// FpCustomAddSub
module FpCustomAddSub 
# (
	parameter	ManWidth	=	16,
	parameter	ExpWidth	=	6
)
(Rst_i,Clk_i,A_i,B_i,AddSub_i,Nd_i,Result_o,ResultValid_o);	
	function integer Log2;
	input integer value;
		begin
			Log2 = 0;
			while (value > 1) begin
				value   = value >> 1;
				Log2    = Log2 + 1;
			end
		end
	endfunction
	localparam	InOutWidth	=	1+ExpWidth+ManWidth;
	localparam	ExtManWidth	=	ManWidth+1;
	localparam	Stages	=	Log2(InOutWidth);
	input	Rst_i;
	input	Clk_i;
	input	[InOutWidth-1:0]	A_i;
	input	[InOutWidth-1:0]	B_i;
	input	AddSub_i;
	input	Nd_i;
	output	[InOutWidth-1:0]	Result_o;
	output	ResultValid_o;
	wire	signB	=	B_i[InOutWidth-1]^AddSub_i;
	wire	[InOutWidth-2:0]	absA	=	A_i[InOutWidth-2:0];
	wire	[InOutWidth-2:0]	absB	=	B_i[InOutWidth-2:0];
	reg		[InOutWidth-1:0]	muxA;
	reg		[InOutWidth-1:0]	muxB;
	reg	impliedA;
	reg	impliedB;
	reg	[InOutWidth-1:0]	muxAReg;
	reg	[InOutWidth-1:0]	muxBReg;
  ...
Size in the first run: about 790 cells after synthesis, ~170 flip-flops, ~74 I/O pins, about 7700 um2 of cells after synthesis.
make LEC_CHECK=0 CAP_MARGIN=20 CORE_MARGIN=2 CORE_UTILIZATION=72 CTS_CLUSTER_SIZE=96 PLACE_DENSITY=0.39 SLEW_MARGIN=20 finish   # period 4.66 ns
run.sh (not shown) runs the stock make flow with config.mk's settings and CLKGATE_MAP_FILE=.
Rerun with:
--- a/flow/config.mk
+++ b/flow/config.mk
@@ -10,3 +10 @@
-export CORE_UTILIZATION = 72
-export CTS_CLUSTER_SIZE = 96
-export PLACE_DENSITY = 0.39
+export CORE_UTILIZATION = 40
==> flow/constraint.sdc (replaced) <==
create_clock -name core_clock -period 3.87 [get_ports {Clk_i}]
set_input_delay 0.7740 -clock core_clock [delete_from_list [all_inputs] [get_ports {Clk_i}]]
set_output_delay 0.7740 -clock core_clock [all_outputs]
set_load 0.01 [all_outputs]
Outcome:
- power climbs by 16%
- cell count rose by 12%
- routed wire length is lower by about 26%
- sequential share of layout area shrinks by 1.4 points
Rerun with:
--- a/flow/config.mk
+++ b/flow/config.mk
@@ -10 +10 @@
-export CORE_UTILIZATION = 40
+export CORE_UTILIZATION = 32
What happened:
- The changed run completed with no timing, DRC or antenna violations
- power fell slightly
- cell area rose slightly
- non-clock buffer count is unchanged
- routed wire length rose by a few percent
- clock power fell by a little under a tenth
- global-route usage fell by 3.2 points
- clock-buffer cell count fell by 2
Rerun with:
--- a/flow/config.mk
+++ b/flow/config.mk
@@ -10 +10 @@
-export CORE_UTILIZATION = 32
+export CORE_UTILIZATION = 64
==> flow/constraint.sdc (replaced) <==
create_clock -name core_clock -period 2.19 [get_ports {Clk_i}]
set_input_delay 0.4380 -clock core_clock [delete_from_list [all_inputs] [get_ports {Clk_i}]]
set_output_delay 0.4380 -clock core_clock [all_outputs]
set_load 0.01 [all_outputs]
Effect:
- The changed run never finished: it broke off in 5_1_grt (GRT-0232)
- synthesized area does not change
- die area fell by well over a third
- synthesized cell count is unchanged
Rerun with:
--- a/flow/config.mk
+++ b/flow/config.mk
@@ -10 +10 @@
-export CORE_UTILIZATION = 64
+export CORE_UTILIZATION = 65
==> flow/constraint.sdc (replaced) <==
create_clock -name core_clock -period 4.66 [get_ports {Clk_i}]
set_input_delay 0.9320 -clock core_clock [delete_from_list [all_inputs] [get_ports {Clk_i}]]
set_output_delay 0.9320 -clock core_clock [all_outputs]
set_load 0.01 [all_outputs]
Result:
- The new run produced a clean layout
- synthesized cell count does not change
- die area went down slightly
- synthesized area stays the same

* * *

exp/tundra:
The RTL this note starts from:
==> flow/design.v <==
module FpCustomAddSub 
# (
	parameter	ManWidth	=	16,
	parameter	ExpWidth	=	6
)
(Rst_i,Clk_i,A_i,B_i,AddSub_i,Nd_i,Result_o,ResultValid_o);	
	function integer Log2;
	input integer value;
		begin
			Log2 = 0;
			while (value > 1) begin
				value   = value >> 1;
				Log2    = Log2 + 1;
			end
		end
	endfunction
	localparam	InOutWidth	=	1+ExpWidth+ManWidth;
	localparam	ExtManWidth	=	ManWidth+1;
	localparam	Stages	=	Log2(InOutWidth);
	input	Rst_i;
	input	Clk_i;
	input	[InOutWidth-1:0]	A_i;
	input	[InOutWidth-1:0]	B_i;
	input	AddSub_i;
	input	Nd_i;
	output	[InOutWidth-1:0]	Result_o;
	output	ResultValid_o;
	wire	signB	=	B_i[InOutWidth-1]^AddSub_i;
	wire	[InOutWidth-2:0]	absA	=	A_i[InOutWidth-2:0];
	wire	[InOutWidth-2:0]	absB	=	B_i[InOutWidth-2:0];
	reg		[InOutWidth-1:0]	muxA;
	reg		[InOutWidth-1:0]	muxB;
	reg	impliedA;
	reg	impliedB;
	reg	[InOutWidth-1:0]	muxAReg;
	reg	[InOutWidth-1:0]	muxBReg;
	reg	[ExpWidth-1:0]		expDiff;
	reg	addSubOrepation;
	wire	[ManWidth:0]	manA	=	{impliedA,	muxAReg[ManWidth-1:0]};
	wire	[ManWidth:0]	manB	=	{impliedB,	muxBReg[ManWidth-1:0]};
	reg	[ManWidth:0]	manANorm;
	reg	[ManWidth:0]	manBNorm;
	reg	addSubOrepationReg;
	reg	[ExtManWidth:0]	manSum;
	wire	[Stages-1:0]	distance;
	wire	[ExtManWidth+1:0]	dataArray	[0:Stages];
	wire	[Stages+1:0]	distanceR	=	{2'b00,distanceR1};
	reg		[ExtManWidth-1:0]	manSumReg;
	wire	[ExtManWidth-1:0]	normCMan	=	manSumReg	<<	distanceR1[Stages-1:0];	 
	reg	[ManWidth-1:0]	manC;
	reg	[ExpWidth-1:0]	expAPipe	[0:4];
	reg	[ExpWidth-1:0]	expC;
	reg	[4:0]	signC;
	reg	[8:0]	valid;
	assign  dataArray [0]	=	manSum;		
	assign	Result_o	=	{signC[4],expC,manC};
	assign	ResultValid_o	=	valid[4];
	always	@(*)	begin
		if	(absA<absB)	begin
			muxA	<=	{signB,absB};
			muxB	<=	{A_i[InOutWidth-1],absA};
		end	else	begin
			muxA	<=	{A_i[InOutWidth-1],absA};
			muxB	<=	{signB,absB};
		end 
	end
	always	@(posedge	Clk_i)	begin
		if	(muxA	[InOutWidth-2 -:ExpWidth]	==	8'h00)	begin	 
			impliedA	<=	1'b0;	 
		end	else	begin
			impliedA	<=	1'b1;	 
		end
		if	(muxB	[InOutWidth-2 -:ExpWidth]	==	8'h00)	begin	 
			impliedB	<=	1'b0;
		end	else	begin
			impliedB	<=	1'b1;
		end
		muxAReg	<=	muxA;
		muxBReg	<=	muxB;
		expDiff	<=	muxA[InOutWidth-2 -:ExpWidth]	-	muxB[InOutWidth-2 -:ExpWidth];	 
		addSubOrepation	<=	muxA[InOutWidth-1]	^	muxB[InOutWidth-1];	 
	end
	always	@(posedge	Clk_i)	begin
		manANorm	<=	manA;
		manBNorm	<=	manB	>>	expDiff;	 
		addSubOrepationReg <= addSubOrepation;
	end
	always	@(posedge	Clk_i)	begin
		if	(Rst_i)	begin
			manSum	<=	{ExtManWidth{1'b0}};
		end	else	if	(!addSubOrepationReg)	begin
			manSum	<=	{1'b0,	manANorm}	+	{1'b0,	manBNorm};
		end	else	begin
			manSum	<=	{1'b0,	manANorm}	-	{1'b0,	manBNorm};
		end
	end
	genvar	i;
	generate	
		for (i=0; i<Stages; i=i+1)	begin: searchMSB
			wire [ExtManWidth+1:0] dataIn;	
			wire [ExtManWidth+1:0] shitedDataOut;
			wire [ExtManWidth+1:0] dataOut;
			assign  dataIn = dataArray[i];
			wire    shiftDesired = ~|(dataIn[ExtManWidth+1:ExtManWidth+1-(1 << (Stages-1-i))]);
			assign  distance[(Stages-1-i)] = shiftDesired;		
			assign  shitedDataOut = dataIn << (1 << (Stages-1-i));	
			assign  dataOut = shiftDesired ? shitedDataOut : dataIn;	
			assign  dataArray[i+1] = dataOut;
		end
		reg	[Stages-1:0]	distanceR1;
		always	@(posedge	Clk_i)	begin
			distanceR1	<=	distance;
		end
	endgenerate	
	always	@(posedge	Clk_i)	begin
		manSumReg	<=	manSum	[ExtManWidth-1 -:ExtManWidth];
	end
	always	@(posedge	Clk_i)	begin
		if	(Rst_i)	begin
			manC	<=	{ManWidth{1'b0}};
		end	else	begin
			manC	<=	normCMan	[ExtManWidth-1 -:ManWidth];	 
		end
	end
	always	@(posedge	Clk_i)	begin	
		expAPipe[0]	<=	muxA[InOutWidth-2 -:ExpWidth];	 
		expAPipe[1]	<=	expAPipe[0];
		expAPipe[2]	<=	expAPipe[1];
		expAPipe[3]	<=	expAPipe[2];
		expAPipe[4]	<=	expAPipe[3];
	end
	always	@(posedge	Clk_i)	begin
		if	(&distanceR1)	begin
			expC	<=	{ExpWidth{1'b0}};
		end	else	begin
			if	(expAPipe[3]	>=	distanceR)	begin
				expC	<=	expAPipe[3]-distanceR+1;			 
			end	else	begin
				expC	<=	{{ExpWidth+1{1'b0}},1'b1};
			end
		end	
	end
	always	@(posedge	Clk_i)	begin
		signC	<=	{signC[3:0],	muxA[InOutWidth-1]};
	end
	always	@(posedge	Clk_i)	begin
		valid	<=	{valid[7:0],Nd_i};
	end	
endmodule
clock: 4.5 ns
lec_check: 0
cap_margin: 20
core_aspect_ratio: 0.5
core_margin: 2
core_utilization: 50
cts_cluster_diameter: 332
cts_cluster_size: 98
place_density: 0.35
setup_slack_margin: 0.83
slew_margin: 10
tns_end_percent: 15
The flow did not stop early for exp/tundra: all stages ran, and the layout cleared the timing, design-rule and antenna checks.
Relative to exp/tundra, the following input files were edited for exp/zinc:
# exp/tundra
export LEC_CHECK = 0
export CAP_MARGIN = 20
export CORE_ASPECT_RATIO = 0.5
export CORE_MARGIN = 2
export CORE_UTILIZATION = 50
export CTS_CLUSTER_DIAMETER = 332
export CTS_CLUSTER_SIZE = 98
export PLACE_DENSITY = 0.35
export SETUP_SLACK_MARGIN = 0.83
export SLEW_MARGIN = 10
export TNS_END_PERCENT = 15
create_clock -name core_clock -period 4.5 [get_ports {Clk_i}]
# exp/zinc
export LEC_CHECK = 0
export CAP_MARGIN = 20
export CORE_MARGIN = 2
export CORE_UTILIZATION = 13
export SLEW_MARGIN = 20
create_clock -name core_clock -period 6.84 [get_ports {Clk_i}]
Results
- Power share of the sequential group in exp/zinc vs exp/tundra: up 0.6 points
- Measured against each other, exp/zinc and exp/tundra differ in met1 wire length, the higher figure coming from exp/zinc.
- exp/tundra → exp/zinc: fill cell instance count of the final layout up 5190, via count of the routed design went up 0.34%, hold slack higher.
- Summary of exp/zinc over exp/tundra: static power due to leakage went down 0.000063 uW; buffering overhead moved down; wire length per cell after detailed routing decreased by 18% relative to the old numbers; critical path depth decreased by 1 relative to the old numbers; half-perimeter wire length after detailed placement has increased.
Changes in exp/lagoon relative to exp/zinc:
# exp/zinc
export LEC_CHECK = 0
export CAP_MARGIN = 20
export CORE_MARGIN = 2
export CORE_UTILIZATION = 13
export SLEW_MARGIN = 20
create_clock -name core_clock -period 6.84 [get_ports {Clk_i}]
# exp/lagoon
export LEC_CHECK = 0
export CAP_MARGIN = 20
export CORE_MARGIN = 2
export CORE_UTILIZATION = 66
export CTS_CLUSTER_DIAMETER = 100
export SLEW_MARGIN = 20
create_clock -name core_clock -period 2.35 [get_ports {Clk_i}]
--- outcome ---
exp/lagoon: aborted in clock tree synthesis (4_1_cts) (tool error)
Compared with exp/zinc, exp/lagoon shows a higher initial standard-cell utilization of the core.
Multiplexer area fraction after synthesis: exp/zinc vs exp/lagoon identical
Diff exp/lagoon..exp/zinc | mean post-synth cell area | unchanged
What exp/lagoon reported for area of the core has to be multiplied by 5.2 to get the figure for exp/zinc.
Lower placement row count was reported by exp/lagoon, not exp/zinc.
Where total die size is concerned, exp/zinc is outperformed by exp/lagoon.
From exp/zinc to exp/lagoon the numbers moved as follows: half-perimeter wire length after detailed placement dropped about 5%, yosys-reported design area after synthesis level, horizontal extent of the die went down.
Going from exp/zinc to exp/lagoon, the cell area after placement was found to have gone up by 6.6%.
Row instance count after placement with tap cells included: exp/lagoon lower / exp/zinc higher
Input-level comparison between exp/ember and exp/lagoon:
# exp/lagoon
export LEC_CHECK = 0
export CAP_MARGIN = 20
export CORE_MARGIN = 2
export CORE_UTILIZATION = 66
export CTS_CLUSTER_DIAMETER = 100
export SLEW_MARGIN = 20
create_clock -name core_clock -period 2.35 [get_ports {Clk_i}]
# exp/ember
export LEC_CHECK = 0
export CAP_MARGIN = 20
export CORE_MARGIN = 2
export CORE_UTILIZATION = 66
export CTS_CLUSTER_SIZE = 96
export PLACE_DENSITY = 0.39
export SLEW_MARGIN = 20
export TNS_END_PERCENT = 5
create_clock -name core_clock -period 2.66 [get_ports {Clk_i}]
--- outcome ---
exp/ember: flow complete, layout not clean; failing: setup timing. Looking at exp/ember and exp/lagoon, the area fraction in and, or, nand and nor cells is a wash. Diff exp/lagoon -> exp/ember: number of placement rows level, flip-flop and latch count after synthesis level, height of the die level. From exp/lagoon to exp/ember the numbers moved as follows: routability congestion estimate from global placement fell by about 0.7%, synthesized netlist cell count stayed essentially flat, number of cells in the yosys synthesis report stayed essentially flat, worst setup slack before clock tree synthesis rose by 0.45 ns, number of nets at floorplan stayed essentially flat. Relative to exp/lagoon, placed instance count has decreased by 34 in exp/ember. Area of the core came out exactly the same in exp/ember and exp/lagoon.

* * *

Setup of run 1:
// FpCustomAddSub: RTL as listed in full above, without the edits since
==> flow/config.mk <==
export PLATFORM = sky130hd
export DESIGN_NAME = FpCustomAddSub
export DESIGN_NICKNAME = FpCustomAddSub
export VERILOG_FILES = /design/flow/design.v
export SDC_FILE = /design/flow/constraint.sdc
export NUM_CORES = 4
export LEC_CHECK = 0
export ABC_AREA = 0
export CAP_MARGIN = 20
export CELL_PAD_IN_SITES_DETAIL_PLACEMENT = 0
export CELL_PAD_IN_SITES_GLOBAL_PLACEMENT = 1
export CORE_MARGIN = 2
export CORE_UTILIZATION = 72
export CTS_CLUSTER_DIAMETER = 363
export CTS_CLUSTER_SIZE = 84
export HOLD_SLACK_MARGIN = 0.26
export MAX_ROUTING_LAYER = met5
export PLACE_DENSITY_LB_ADDON = 0.0
export SETUP_SLACK_MARGIN = -0.09
export SLEW_MARGIN = 0
export TNS_END_PERCENT = 85
==> flow/constraint.sdc <==
create_clock -name core_clock -period 0.951 [get_ports {Clk_i}]
set_input_delay 0.1902 -clock core_clock [delete_from_list [all_inputs] [get_ports {Clk_i}]]
set_output_delay 0.1902 -clock core_clock [all_outputs]
set_load 0.01 [all_outputs]
Run 1: it failed with a tool error in global placement without I/O, so there are no final results.
Changes in run 2 relative to run 1:
# run 1
export LEC_CHECK = 0
export ABC_AREA = 0
export CAP_MARGIN = 20
export CELL_PAD_IN_SITES_DETAIL_PLACEMENT = 0
export CELL_PAD_IN_SITES_GLOBAL_PLACEMENT = 1
export CORE_MARGIN = 2
export CORE_UTILIZATION = 72
export CTS_CLUSTER_DIAMETER = 363
export CTS_CLUSTER_SIZE = 84
export HOLD_SLACK_MARGIN = 0.26
export MAX_ROUTING_LAYER = met5
export PLACE_DENSITY_LB_ADDON = 0.0
export SETUP_SLACK_MARGIN = -0.09
export SLEW_MARGIN = 0
export TNS_END_PERCENT = 85
create_clock -name core_clock -period 0.951 [get_ports {Clk_i}]
# run 2
export LEC_CHECK = 0
export ABC_AREA = 0
export CAP_MARGIN = 20
export CELL_PAD_IN_SITES_DETAIL_PLACEMENT = 0
export CELL_PAD_IN_SITES_GLOBAL_PLACEMENT = 0
export CORE_MARGIN = 2
export CORE_UTILIZATION = 72
export CTS_CLUSTER_DIAMETER = 92
export CTS_CLUSTER_SIZE = 84
export MAX_ROUTING_LAYER = met5
export PLACE_DENSITY = 0.67
export SLEW_MARGIN = 0
export TNS_END_PERCENT = 85
create_clock -name core_clock -period 3.1 [get_ports {Clk_i}]
Run 2 got as far as global routing, where a tool error ended the run. Post-synthesis area per instance essentially unchanged between run 2 and run 1. Going from run 1 to run 2, number of enable-type register cells in the synthesized netlist about even, overall die area shows no meaningful change, number of cells in Yosys stat held steady. From run 1 to run 2, share of flip-flops with an asynchronous set or reset after synthesis did not move at all.
Here is what was changed in the inputs of run 3 compared with run 2.
# run 2
export LEC_CHECK = 0
export ABC_AREA = 0
export CAP_MARGIN = 20
export CELL_PAD_IN_SITES_DETAIL_PLACEMENT = 0
export CELL_PAD_IN_SITES_GLOBAL_PLACEMENT = 0
export CORE_MARGIN = 2
export CORE_UTILIZATION = 72
export CTS_CLUSTER_DIAMETER = 92
export CTS_CLUSTER_SIZE = 84
export MAX_ROUTING_LAYER = met5
export PLACE_DENSITY = 0.67
export SLEW_MARGIN = 0
export TNS_END_PERCENT = 85
create_clock -name core_clock -period 3.1 [get_ports {Clk_i}]
# run 3
export LEC_CHECK = 0
export ABC_AREA = 1
export CAP_MARGIN = 20
export CELL_PAD_IN_SITES_DETAIL_PLACEMENT = 0
export CELL_PAD_IN_SITES_GLOBAL_PLACEMENT = 0
export CORE_MARGIN = 2
export CORE_UTILIZATION = 72
export CTS_CLUSTER_DIAMETER = 92
export CTS_CLUSTER_SIZE = 84
export MAX_ROUTING_LAYER = met5
export PLACE_DENSITY = 0.62
export SETUP_SLACK_MARGIN = 0.83
export SLEW_MARGIN = 5
export TNS_END_PERCENT = 85
create_clock -name core_clock -period 2.86 [get_ports {Clk_i}]
## What came out
Delta (run 3 minus run 2): adder-cell share of the synthesized area stayed essentially flat; distinct cell type count after synthesis now smaller; post-synthesis compound-gate area fraction shows a reduction of 0.20 points; post-synthesis sequential area ratio level.
FAIL run 3 @ clock tree synthesis: tool exited with error
The simple-gate portion of the synthesized area in run 3 sits 8.6 points above the value recorded for run 2.
Changes observed in run 3 relative to run 2: area after synthesis held steady; floorplan die height saw little to no change; setup slack at placement rose by 0.34 ns.
Power figures rest on the tool's default switching activity, not on a simulated workload.
